==> run F <==
==> flow/design.v (excerpt) <==
module adpll_ctr
   (
    input                     rst,
    input                     clk,
    input                     valid,
    input [5-1:0] address,
    input [26-1:0] wdata,
    input                     wstrb,
    output [1:0]              rdata,
    output reg                ready,
    input                     data_mod,  
    output                    dco_pd,
    output reg [1:0]          dco_osc_gain,
    output [4:0]              dco_c_l_rall,
    output [4:0]              dco_c_l_row,
    output [4:0]              dco_c_l_col,
    output [15:0]             dco_c_m_rall,
    output [15:0]             dco_c_m_row,
    output [15:0]             dco_c_m_col,
    output [15:0]             dco_c_s_rall,
    output [15:0]             dco_c_s_row,
    output [15:0]             dco_c_s_col,
    output                    tdc_pd,
    output                    tdc_pd_inj,
    output reg [2:0]          tdc_ctr_freq,
    input [6:0]               tdc_ripple_count,
    input [15:0]              tdc_phase
    );
export LEC_CHECK = 0
export CAP_MARGIN = 5
export CORE_MARGIN = 2
export CORE_UTILIZATION = 72
export CTS_CLUSTER_DIAMETER = 297
export MAX_ROUTING_LAYER = met4
export PLACE_DENSITY = 0.6
export SETUP_SLACK_MARGIN = 2.56
export SLEW_MARGIN = 30
create_clock -name core_clock -period 21.8 [get_ports {clk}]
run.sh (not shown) runs the stock make flow with config.mk's settings and CLKGATE_MAP_FILE=.
==> inputs of run E, as changes to run F <==
==> flow/config.mk (replaced) <==
export PLATFORM = sky130hd
export DESIGN_NAME = adpll_ctr
export DESIGN_NICKNAME = adpll_ctr
export VERILOG_FILES = /design/flow/design.v
export SDC_FILE = /design/flow/constraint.sdc
export NUM_CORES = 4
export LEC_CHECK = 0
export CAP_MARGIN = 20
export CORE_MARGIN = 2
export CORE_UTILIZATION = 71
export CTS_CLUSTER_DIAMETER = 269
export HOLD_SLACK_MARGIN = -0.08
export MAX_ROUTING_LAYER = met4
export PLACE_DENSITY = 0.6
export SETUP_SLACK_MARGIN = 3.77
export SLEW_MARGIN = 20
==> flow/constraint.sdc (replaced) <==
create_clock -name core_clock -period 36.6 [get_ports {clk}]
set_input_delay 7.3200 -clock core_clock [delete_from_list [all_inputs] [get_ports {clk}]]
set_output_delay 7.3200 -clock core_clock [all_outputs]
set_load 0.01 [all_outputs]
==> Slide: Implementation Results <==
Run Summary

Status
  • Status: stopped before the end
  • Stage where the run ended: clock tree synthesis (4_1_cts)
  • Stop Error: [ERROR DPL-0038] Utilization greater than 100%, impossible to legalize

Placement
  • DP HPWL: between 150,000 and 200,000 um
  • Area post-placement: 59,000 um2
  • Dpl cells: 7,786
  • Pre-CTS setup slack: -8.41 ns

Die
  • Cell Rows: 92
  • Chip width: about 260 um
  • Die area: about 66,000 um2
  • Core box area: ~63,000 um2
  • Die Y: around 260 um
  • FP Util: between 70 and 80%
[end of results for run F]
==> Slide: Implementation Results <==
Run Summary

Status
  • Status: stopped before the end
  • Stage where the run ended: global routing (5_1_grt)
  • Stop Error: [ERROR GRT-0232] Routing congestion too high. Check the congestion heatmap in the GUI.

Die
  • Cell Rows: a little over 90
  • FP Util: approximately 72%
  • Chip width: between 200 and 300 um

Placement
  • DP HPWL: between 100,000 and 150,000 um
  • Area post-placement: about 50,000 um2
  • Dpl cells: 6,533
  • Pre-CTS setup slack: -0.344 ns
[end of results for run E]

* * *

==> willow <==
adpll_ctr again, from the RTL that the note above started with.
clock: 21.8 ns
lec_check: 0
abc_area: 1
cap_margin: 20
core_aspect_ratio: 0.9
core_margin: 2
core_utilization: 58
cts_cluster_diameter: 323
place_density: 0.6
slew_margin: 20
tns_end_percent: 5
==> inputs of raven, as changes to willow <==
ABC_AREA = not set   (was 1)
CORE_ASPECT_RATIO = not set   (was 0.9)
CORE_UTILIZATION = 68   (was 58)
CTS_CLUSTER_DIAMETER = 283   (was 323)
MAX_ROUTING_LAYER = met4   (was not set)
PLACE_DENSITY = not set   (was 0.6)
SETUP_SLACK_MARGIN = 4.58   (was not set)
==> flow/constraint.sdc (replaced) <==
create_clock -name core_clock -period 32.3 [get_ports {clk}]
set_input_delay 6.4600 -clock core_clock [delete_from_list [all_inputs] [get_ports {clk}]]
set_output_delay 6.4600 -clock core_clock [all_outputs]
set_load 0.01 [all_outputs]
==> inputs of cedar, as changes to willow <==
ABC_AREA = not set   (was 1)
CORE_ASPECT_RATIO = not set   (was 0.9)
CTS_CLUSTER_DIAMETER = not set   (was 323)
PLACE_DENSITY = not set   (was 0.6)
TNS_END_PERCENT = not set   (was 5)
==> results <==
| metric | cedar | willow | raven |
|---|---|---|---|
| Post-Synthesis Cells | 5,653 | 6,307 | 5,653 |
| Std-Cell Rows | 103 | 94 | 95 |
| Overall die width | 285.1 um | 289.7 um | 263.7 um |
| Post-CTS setup buffer count | 147 | 149 | 97 |
| Chip Area | 81,300 sq um | 75,650 sq um | 69,510 sq um |
| Place WS | -7808 ps | -6232 ps | -1693 ps |
| Distinct lib cells | 121 | 85 | 121 |
| Post-synthesis instance area | 45,840 sq um | 42,610 sq um | 45,840 sq um |
| DP Area | 59,620 sq um | 53,600 sq um | 55,710 sq um |
| Outcome | did not finish | finished with violations | did not finish |
| Last stage reached | global routing | - | global routing |
| Reasons for failing layout checks | - | negative setup slack | - |
| YS chip area | 45,840 sq um | 42,610 sq um | 45,840 sq um |
| Number of buffers added by the clock tree synthesis step | 58 | 55 | 54 |
| Post-CTS resize count | 447 | 309 | 303 |
| Post-placement cell count | 8,030 | 8,329 | 7,418 |
| Die height | 285.1 um | 261.1 um | 263.7 um |
| HPWL after detailed placement | 134,600 um | 112,700 um | 135,800 um |
| Placeable core region | 78,610 sq um | 72,920 sq um | 66,920 sq um |
| Post-synth net total | 6,024 | 6,678 | 6,024 |
| Mux share | 10.84% | 2.646% | 10.84% |
| Mean instance size in the synthesized netlist | 8.110 sq um | 6.756 sq um | 8.110 sq um |
| Placer Congestion | 1.093 | 0.9903 | 1.071 |

* * *

==> inputs of quartz <==
adpll_ctr again, from the RTL that the note above started with.
## adpll_ctr
module adpll_ctr
   (
    input                     rst,
    input                     clk,
    input                     valid,
    input [5-1:0] address,
    input [26-1:0] wdata,
    input                     wstrb,
    output [1:0]              rdata,
    output reg                ready,
    input                     data_mod,  
    output                    dco_pd,
    output reg [1:0]          dco_osc_gain,
    output [4:0]              dco_c_l_rall,
    output [4:0]              dco_c_l_row,
    output [4:0]              dco_c_l_col,
    output [15:0]             dco_c_m_rall,
    output [15:0]             dco_c_m_row,
    output [15:0]             dco_c_m_col,
    output [15:0]             dco_c_s_rall,
    output [15:0]             dco_c_s_row,
    output [15:0]             dco_c_s_col,
    output                    tdc_pd,
    output                    tdc_pd_inj,
    output reg [2:0]          tdc_ctr_freq,
    input [6:0]               tdc_ripple_count,
    input [15:0]              tdc_phase
    );
Settings: LEC_CHECK=0, CAP_MARGIN=20, CORE_MARGIN=2, CORE_UTILIZATION=68, CTS_CLUSTER_DIAMETER=269, HOLD_SLACK_MARGIN=-0.08, MAX_ROUTING_LAYER=met4, PLACE_DENSITY=0.6, SETUP_SLACK_MARGIN=5.0, SLEW_MARGIN=20; clock period 36.6 ns.
==> inputs of lagoon, as changes to quartz <==
Settings changed: CORE_UTILIZATION 68 to 65, CTS_CLUSTER_DIAMETER 269 to not set, HOLD_SLACK_MARGIN -0.08 to not set, SETUP_SLACK_MARGIN 5.0 to not set.
==> flow/constraint.sdc (replaced) <==
create_clock -name core_clock -period 25.0 [get_ports {clk}]
set_input_delay 5.0000 -clock core_clock [delete_from_list [all_inputs] [get_ports {clk}]]
set_output_delay 5.0000 -clock core_clock [all_outputs]
set_load 0.01 [all_outputs]
==> notes <==
Between lagoon and quartz, the lower die size is in quartz (gap about 4.5%, measured against quartz).
Area after synthesis is the same in quartz and lagoon.
lagoon aborted during global routing. quartz finished with timing, DRC and antenna clean.
In synthesized cell count, quartz and lagoon do not differ.
==> figures <==
metric	lagoon	quartz
# resized after CTS	276	323
XOR/XNOR share of the synthesized area	0.0441	0.0441
Die boundary width	270 um	264 um
# placed instances	7787	6658
Area of the core	69900 um^2	66900 um^2
Gpl congestion	1.08	1.08
Cell row count	97	95
Placed cell area	58200 um^2	50000 um^2
Aoi/oai-family share of the synthesized area	0.242	0.242
Cell type with the highest aggregate area in the netlist	sky130_fd_sc_hd__dfrtp_1	sky130_fd_sc_hd__dfrtp_1
Yosys-reported design area after synthesis	45800 um^2	45800 um^2
Synthesized-area fraction occupied by adder cells	0.0989	0.0989
Number of buffers added for setup after CTS	101	128
Number of synthesized register bits	482	482
Result of the run	did not finish	timing/DRC/antenna clean
Stage where the flow stopped	global routing	-
TritonCTS buffer count	55	56
Pre-CTS WS	-5.61 ns	-0.365 ns
Full die area	72700 um^2	69500 um^2
Core utilization before placement	0.656	0.685
Synth top cell by count	sky130_fd_sc_hd__nand2_1	sky130_fd_sc_hd__nand2_1
Post-detail-place hpwl	135000 um	121000 um
Total of buffers placed on input and output ports	180	180
Overall die height	270 um	264 um
